Setup of harbor:
==> flow/design.v (excerpt) <==
module conv_kernel(
	clk,
	rst_n,
	clear,
	i_pixel,
	i_weight,
	o_pixel
);
parameter	WIDTH	=	32;
input					clk;
input					rst_n;
input					clear;
input	[WIDTH-1:0]		i_pixel;
input	[WIDTH-1:0]		i_weight;
output	[WIDTH-1:0]		o_pixel;
reg		[WIDTH-1:0]		o_pixel;
reg		[WIDTH-1:0]		mult_a;
reg		[WIDTH-1:0]		mult_b;
wire	[WIDTH-1:0]		product;
reg		[WIDTH-1:0]		add_a;
reg		[WIDTH-1:0]		add_b;
wire	[WIDTH-1:0]		sum;
always @(posedge clk, negedge rst_n)	begin
	if(!rst_n) begin
		mult_a		<=	32'b0;
		mult_b		<=	32'b0;
	end
	else begin
		mult_a		<=	i_pixel;
		mult_b		<=	i_weight;
	end
end
always @(posedge clk, negedge rst_n)	begin
	if(!rst_n) begin
		add_a		<=	32'b0;
		add_b		<=	32'b0;
	end
	else if (clear) begin
		add_a		<=	32'b0;
		add_b		<=	32'b0;
	end			
	else begin
		add_a		<=	product;
		add_b		<=	sum;
	end
end
always @(posedge clk, negedge rst_n)	begin
	if(!rst_n) begin
		o_pixel		<=	32'b0;
	end
	else if (clear) begin
		o_pixel		<=	32'b0;
	end
	else begin
		o_pixel		<=	sum;
	end
end
floating_adder U_floating_adder (
  .s_axis_a_tvalid(),             
  .s_axis_a_tdata(add_a),               
  .s_axis_a_tlast(),               
  .s_axis_b_tvalid(),             
  .s_axis_b_tdata(add_b),               
  .m_axis_result_tvalid(),   
  .m_axis_result_tdata(sum),     
  .m_axis_result_tlast()     
);
floating_mult U_floating_mult (
  .s_axis_a_tvalid(),             
  .s_axis_a_tdata(mult_a),               
  .s_axis_b_tvalid(),             
  .s_axis_b_tdata(mult_b),               
  .m_axis_result_tvalid(),   
  .m_axis_result_tdata(product)     
);
endmodule
Settings: LEC_CHECK=0, ABC_AREA=1, CAP_MARGIN=20, CORE_ASPECT_RATIO=0.5, CORE_MARGIN=2, CORE_UTILIZATION=72, CTS_CLUSTER_DIAMETER=357, CTS_CLUSTER_SIZE=100, PLACE_DENSITY=0.37, SETUP_SLACK_MARGIN=1.79, SLEW_MARGIN=20, TNS_END_PERCENT=5; clock period 6.46 ns.
run.sh (not shown) runs the stock make flow with config.mk's settings and CLKGATE_MAP_FILE=.
harbor got as far as clock tree synthesis (4_1_cts), where a tool error ended the run.
> inputs changed (harbor -> raven)
- changing CORE_UTILIZATION from 72 to 65
- removing TNS_END_PERCENT (formerly 5)
- setting MAX_ROUTING_LAYER to met4 for the first time
- removing CORE_ASPECT_RATIO (formerly 0.5)
- removing ABC_AREA (formerly 1)
- changing SETUP_SLACK_MARGIN from 1.79 to -0.72
- removing CTS_CLUSTER_SIZE (formerly 100)
- changing PLACE_DENSITY from 0.37 to 0.6
- removing CTS_CLUSTER_DIAMETER (formerly 357)
- changing the clock period (ns, I/O delays scaled along) from 6.46 to 9.7
--- outcome ---
- Status(raven) = ERROR, stage = global routing (5_1_grt)
- Row mean area per synthesized cell: raven higher / harbor lower
- [compare] base=harbor new=raven: height of the die saw an increase, count of buffers inserted at the top-level ports barely changed, share of synthesized cell area in and, or, nand and nor gates fell 8.7 points.
- Compared with harbor, raven shows a lower post-DP HPWL.
- raven reports a higher overall chip area than harbor does.
- When raven is set beside harbor, its synthesized instance count turns out to be about 15% smaller.
- harbor has a higher initial core utilization than raven.
- Floorplan die width (raven vs. harbor) decreases by more than a quarter
- Between harbor and raven, area of the core region increased.
Relative to raven, the following input files were edited for garnet:
- a change of PLACE_DENSITY from 0.6 to 0.65
- an added CTS_CLUSTER_SIZE of 48
- an added CTS_CLUSTER_DIAMETER of 250
- a change of SETUP_SLACK_MARGIN from -0.72 to -0.76
- a change of CORE_UTILIZATION from 65 to 72
- a change of the clock period (ns, I/O delays scaled along) from 9.7 to 10.8
==> results <==
- For the effective utilization at floorplan, garnet came in 6.9 points higher than raven did.
- raven -> garnet: adder-cell share of the synthesized area flat
- In garnet relative to raven, total die size had gone down by a little under 10%.
- The final weighted congestion in routability-driven placement of garnet is higher than that of raven.
- Diff raven -> garnet: post-synthesis async set-or-reset flop share stayed essentially flat, count of standard-cell rows fell by 4, synthesized cell count stayed essentially flat.
- Although garnet finished all stages, its layout failed final checks on setup timing.
- [compare] base=raven new=garnet: register bit total from synthesis ~0 delta, final HPWL from detailed placement -19000 um, instance area at placement -3800 sq um.
Edits applied to the flow inputs when going from garnet to quartz:
- CTS_CLUSTER_DIAMETER removed (was 250)
- CTS_CLUSTER_SIZE removed (was 48)
- PLACE_DENSITY changed from 0.65 to 0.66
- MAX_ROUTING_LAYER removed (was met4)
- SETUP_SLACK_MARGIN removed (was -0.76)
- the clock period (ns, I/O delays scaled along) changed from 10.8 to 9.7
Results
Compared with garnet, in quartz synthesized netlist cell count was more or less identical, half-perimeter wire length of the detailed placement result went up by 14000 um, number of buffers inserted to repair setup after CTS went up by 114, die extent in y was more or less identical.
garnet -> quartz: maximum level of the CTS H-tree delta 0, exact match
quartz vs. garnet: placed cell count went up by about 8%.
Re area after synthesis: no difference whatsoever between quartz and garnet.
quartz -> garnet: cell count listed in synth_stat.txt delta 0, exact match
Flow for quartz halted at global routing (5_1_grt), error code GRT-0116.
STATUS minimum setup slack after placement: quartz loses against garnet

== lane 1 ==
The RTL this note starts from:
==> flow/design.v <==
module floating_mult (
  input         s_axis_a_tvalid,
  input  [31:0] s_axis_a_tdata,
  input         s_axis_b_tvalid,
  input  [31:0] s_axis_b_tdata,
  output        m_axis_result_tvalid,
  output [31:0] m_axis_result_tdata
);
wire [31:0] a = s_axis_a_tdata;
wire [31:0] b = s_axis_b_tdata;
wire        sa = a[31];
wire        sb = b[31];
wire [7:0]  ea = a[30:23];
wire [7:0]  eb = b[30:23];
wire [22:0] fa = a[22:0];
wire [22:0] fb = b[22:0];
wire a_zero = (ea == 8'd0);
wire b_zero = (eb == 8'd0);
wire a_inf  = (ea == 8'hFF) && (fa == 23'd0);
wire b_inf  = (eb == 8'hFF) && (fb == 23'd0);
wire a_nan  = (ea == 8'hFF) && (fa != 23'd0);
wire b_nan  = (eb == 8'hFF) && (fb != 23'd0);
wire        s = sa ^ sb;
wire [47:0] p = {1'b1, fa} * {1'b1, fb};
wire signed [10:0] e0 = $signed({3'b000, ea}) + $signed({3'b000, eb}) - 11'sd127;
reg  [22:0] m;
reg         g;
reg         st;
reg  signed [10:0] e1;
always @(*) begin
  if (p[47]) begin
    m  = p[46:24];
    g  = p[23];
    st = |p[22:0];
    e1 = e0 + 11'sd1;
  end else begin
    m  = p[45:23];
    g  = p[22];
    st = |p[21:0];
    e1 = e0;
  end
end
wire        rnd = g & (st | m[0]);
wire [23:0] mr  = {1'b0, m} + {23'd0, rnd};
wire signed [10:0] e2 = mr[23] ? e1 + 11'sd1 : e1;
wire [22:0] mf  = mr[22:0];
reg [31:0] r;
always @(*) begin
  if (a_nan || b_nan || (a_inf && b_zero) || (b_inf && a_zero))
    r = 32'h7FC00000;
  else if (a_inf || b_inf)
    r = {s, 8'hFF, 23'd0};
  else if (a_zero || b_zero)
    r = {s, 31'd0};
  else if (e2 >= 11'sd255)
    r = {s, 8'hFF, 23'd0};
  else if (e2 <= 11'sd0)
    r = {s, 31'd0};
  else
    r = {s, e2[7:0], mf};
end
assign m_axis_result_tdata  = r;
assign m_axis_result_tvalid = 1'b1;
endmodule
module floating_adder (
  input         s_axis_a_tvalid,
  input  [31:0] s_axis_a_tdata,
  input         s_axis_a_tlast,
  input         s_axis_b_tvalid,
  input  [31:0] s_axis_b_tdata,
  output        m_axis_result_tvalid,
  output [31:0] m_axis_result_tdata,
  output        m_axis_result_tlast
);
wire [31:0] a = s_axis_a_tdata;
wire [31:0] b = s_axis_b_tdata;
wire a_zero = (a[30:23] == 8'd0);
wire b_zero = (b[30:23] == 8'd0);
wire a_inf  = (a[30:23] == 8'hFF) && (a[22:0] == 23'd0);
wire b_inf  = (b[30:23] == 8'hFF) && (b[22:0] == 23'd0);
wire a_nan  = (a[30:23] == 8'hFF) && (a[22:0] != 23'd0);
wire b_nan  = (b[30:23] == 8'hFF) && (b[22:0] != 23'd0);
wire        swap = (b[30:0] > a[30:0]);
wire [31:0] x = swap ? b : a;
wire [31:0] y = swap ? a : b;
wire        sx = x[31];
wire        sy = y[31];
wire [7:0]  ex = x[30:23];
wire [7:0]  ey = y[30:23];
wire [7:0]  d  = ex - ey;
wire        sub = sx ^ sy;
wire [26:0] mx = {1'b1, x[22:0], 3'b000};
wire [26:0] my = {1'b1, y[22:0], 3'b000};
wire        far    = (d >= 8'd27);
wire [26:0] my_sh  = far ? 27'd0 : (my >> d[4:0]);
wire [26:0] lost   = far ? my : (my & ~(27'h7FFFFFF << d[4:0]));
wire        sticky = |lost;
wire [26:0] my_al = {my_sh[26:1], my_sh[0] | sticky};
wire [27:0] s0 = sub ? ({1'b0, mx} - {1'b0, my_al}) : ({1'b0, mx} + {1'b0, my_al});
reg  [4:0]  lz;
always @(*) begin
  casez (s0[26:0])
    27'b1??????????????????????????: lz = 5'd0;
    27'b01?????????????????????????: lz = 5'd1;
    27'b001????????????????????????: lz = 5'd2;
    27'b0001???????????????????????: lz = 5'd3;
    27'b00001??????????????????????: lz = 5'd4;
    27'b000001?????????????????????: lz = 5'd5;
    27'b0000001????????????????????: lz = 5'd6;
    27'b00000001???????????????????: lz = 5'd7;
    27'b000000001??????????????????: lz = 5'd8;
    27'b0000000001?????????????????: lz = 5'd9;
    27'b00000000001????????????????: lz = 5'd10;
    27'b000000000001???????????????: lz = 5'd11;
    27'b0000000000001??????????????: lz = 5'd12;
    27'b00000000000001?????????????: lz = 5'd13;
    27'b000000000000001????????????: lz = 5'd14;
    27'b0000000000000001???????????: lz = 5'd15;
    27'b00000000000000001??????????: lz = 5'd16;
    27'b000000000000000001?????????: lz = 5'd17;
    27'b0000000000000000001????????: lz = 5'd18;
    27'b00000000000000000001???????: lz = 5'd19;
    27'b000000000000000000001??????: lz = 5'd20;
    27'b0000000000000000000001?????: lz = 5'd21;
    27'b00000000000000000000001????: lz = 5'd22;
    27'b000000000000000000000001???: lz = 5'd23;
    27'b0000000000000000000000001??: lz = 5'd24;
    27'b00000000000000000000000001?: lz = 5'd25;
    27'b000000000000000000000000001: lz = 5'd26;
    default:                          lz = 5'd27;
  endcase
end
wire [26:0] n  = s0[27] ? {s0[27:2], s0[1] | s0[0]} : (s0[26:0] << lz);
wire signed [9:0] en = s0[27] ? $signed({2'b00, ex}) + 10'sd1
                              : $signed({2'b00, ex}) - $signed({5'd0, lz});
wire        g   = n[2];
wire        st  = n[1] | n[0];
wire [22:0] m   = n[25:3];
wire        rnd = g & (st | m[0]);
wire [23:0] mr  = {1'b0, m} + {23'd0, rnd};
wire signed [9:0] e2 = mr[23] ? en + 10'sd1 : en;
reg [31:0] r;
always @(*) begin
  if (a_nan || b_nan || (a_inf && b_inf && (a[31] != b[31])))
    r = 32'h7FC00000;
  else if (a_inf)
    r = a;
  else if (b_inf)
    r = b;
  else if (a_zero && b_zero)
    r = {a[31] & b[31], 31'd0};
  else if (b_zero)
    r = a;
  else if (a_zero)
    r = b;
  else if (s0 == 28'd0)
    r = 32'd0;
  else if (e2 >= 10'sd255)
    r = {sx, 8'hFF, 23'd0};
  else if (e2 <= 10'sd0)
    r = {sx, 31'd0};
  else
    r = {sx, e2[7:0], mr[22:0]};
end
assign m_axis_result_tdata  = r;
assign m_axis_result_tvalid = 1'b1;
assign m_axis_result_tlast  = 1'b0;
endmodule
module conv_kernel(
	clk,
	rst_n,
	clear,
	i_pixel,
	i_weight,
	o_pixel
);
parameter	WIDTH	=	32;
input					clk;
input					rst_n;
input					clear;
input	[WIDTH-1:0]		i_pixel;
input	[WIDTH-1:0]		i_weight;
output	[WIDTH-1:0]		o_pixel;
reg		[WIDTH-1:0]		o_pixel;
reg		[WIDTH-1:0]		mult_a;
reg		[WIDTH-1:0]		mult_b;
wire	[WIDTH-1:0]		product;
reg		[WIDTH-1:0]		add_a;
reg		[WIDTH-1:0]		add_b;
wire	[WIDTH-1:0]		sum;
always @(posedge clk, negedge rst_n)	begin
	if(!rst_n) begin
		mult_a		<=	32'b0;
		mult_b		<=	32'b0;
	end
	else begin
		mult_a		<=	i_pixel;
		mult_b		<=	i_weight;
	end
end
always @(posedge clk, negedge rst_n)	begin
	if(!rst_n) begin
		add_a		<=	32'b0;
		add_b		<=	32'b0;
	end
	else if (clear) begin
		add_a		<=	32'b0;
		add_b		<=	32'b0;
	end			
	else begin
		add_a		<=	product;
		add_b		<=	sum;
	end
end
always @(posedge clk, negedge rst_n)	begin
	if(!rst_n) begin
		o_pixel		<=	32'b0;
	end
	else if (clear) begin
		o_pixel		<=	32'b0;
	end
	else begin
		o_pixel		<=	sum;
	end
end
floating_adder U_floating_adder (
  .s_axis_a_tvalid(),             
  .s_axis_a_tdata(add_a),               
  .s_axis_a_tlast(),               
  .s_axis_b_tvalid(),             
  .s_axis_b_tdata(add_b),               
  .m_axis_result_tvalid(),   
  .m_axis_result_tdata(sum),     
  .m_axis_result_tlast()     
);
floating_mult U_floating_mult (
  .s_axis_a_tvalid(),             
  .s_axis_a_tdata(mult_a),               
  .s_axis_b_tvalid(),             
  .s_axis_b_tdata(mult_b),               
  .m_axis_result_tvalid(),   
  .m_axis_result_tdata(product)     
);
endmodule
export LEC_CHECK = 0
export CAP_MARGIN = 40
export CORE_MARGIN = 2
export CORE_UTILIZATION = 72
export CTS_CLUSTER_SIZE = 39
export HOLD_SLACK_MARGIN = 0.3
export PLACE_DENSITY_LB_ADDON = 0.01
export SETUP_SLACK_MARGIN = 0.75
export SLEW_MARGIN = 20
create_clock -name core_clock -period 8.09 [get_ports {clk}]
Status(lane 1) = ERROR, stage = clock tree synthesis (4_1_cts)
[inputs] lane 2 vs lane 1
Settings: CAP_MARGIN changed from 40 to 20; CORE_UTILIZATION changed from 72 to 64; SETUP_SLACK_MARGIN removed (was 0.75); CTS_CLUSTER_SIZE removed (was 39); HOLD_SLACK_MARGIN removed (was 0.3); PLACE_DENSITY_LB_ADDON removed (was 0.01); the clock period (ns, I/O delays scaled along) changed from 8.09 to 13.3.
==> results <==
In summary, lane 2 completed successfully, with a layout that passed the timing, design-rule and antenna checks. The flow ended early for lane 1: it failed with a tool error in clock tree synthesis (4_1_cts). As far as combined area of all synthesized cells goes, lane 1 and lane 2 are indistinguishable; the numbers are identical. Looking at post-DP HPWL, lane 2 sits about 20% lower than lane 1 does. Comparing die span in x for lane 1 and lane 2, the bigger number came from lane 2. Higher count of placed standard cells including taps among lane 1 and lane 2: lane 1. Compared lane 2 vs lane 1, and vertical extent of the die is up in lane 2. Floorplan check, lane 2 vs lane 1: die outline larger in lane 2.
Edits applied to the flow inputs when going from lane 2 to lane 3:
Settings: putting CTS_CLUSTER_DIAMETER at 369 where nothing was set; putting PLACE_DENSITY at 0.35 where nothing was set; putting SETUP_SLACK_MARGIN at 3.97 where nothing was set.
Notes after the runs:
No run among lane 2 and lane 3 stopped early or left any final violation; all are clean. The fraction of synthesized area in multiplexers was comparable across lane 2 and lane 3. Setup slack in lane 3 is larger than in lane 2. Of lane 3 and lane 2, it is lane 3 that has the higher highest clock frequency the design can meet. Per the comparison of lane 3 with lane 2, final critical-path share of the clock period lost 11 points; sequential share of layout area lower. Higher number of antenna violations at the first check in global routing was reported by lane 3, not lane 2.
For lane 4, these inputs were changed with respect to lane 3:
Settings: a change of SETUP_SLACK_MARGIN from 3.97 to 3.13; a change of PLACE_DENSITY from 0.35 to 0.65; a change of CTS_CLUSTER_DIAMETER from 369 to 250; an added MAX_ROUTING_LAYER of met4; an added CTS_CLUSTER_SIZE of 48; a change of CORE_UTILIZATION from 64 to 72; a change of the clock period (ns, I/O delays scaled along) from 13.3 to 10.8.
### Flow results
The final weighted congestion in routability-driven placement in lane 4 was higher than what lane 3 gave.
Taking lane 4 as 1.0, lane 3 lands at 1.06 on overall die height.
Re xor and xnor area share after synthesis: no difference whatsoever between lane 3 and lane 4.
From lane 4 to lane 3, distinct cell type count after synthesis did not move at all.
global routing (5_1_grt): lane 4 exited with error
In the metrics for lane 4 and lane 3, the one carrying the lower effective utilization at floorplan is lane 3.
Edits applied to the flow inputs when going from lane 4 to lane 5:
Settings: SETUP_SLACK_MARGIN removed (was 3.13); CORE_UTILIZATION changed from 72 to 69; PLACE_DENSITY removed (was 0.65).
### Flow results
Compared lane 5 vs lane 4, and cell area after placement is up in lane 5. Setup slack at placement was higher in lane 5 than in lane 4. Higher share of the core filled by cells before placement was reported by lane 4, not lane 5. STATUS run=lane 5 STAGES=ALL_DONE FINAL_CHECKS=FAILED CAUSE=setup timing. Lane 4 did not run to completion, as it errored out during global routing (5_1_grt). Lane 5 vs. lane 4: deepest level of the CTS H-tree did not really move; height of the die went up. On number of buffers added for setup after CTS, the lower figure sits with lane 5, not lane 4. Diff lane 4..lane 5 | number of primary I/O pins | unchanged.
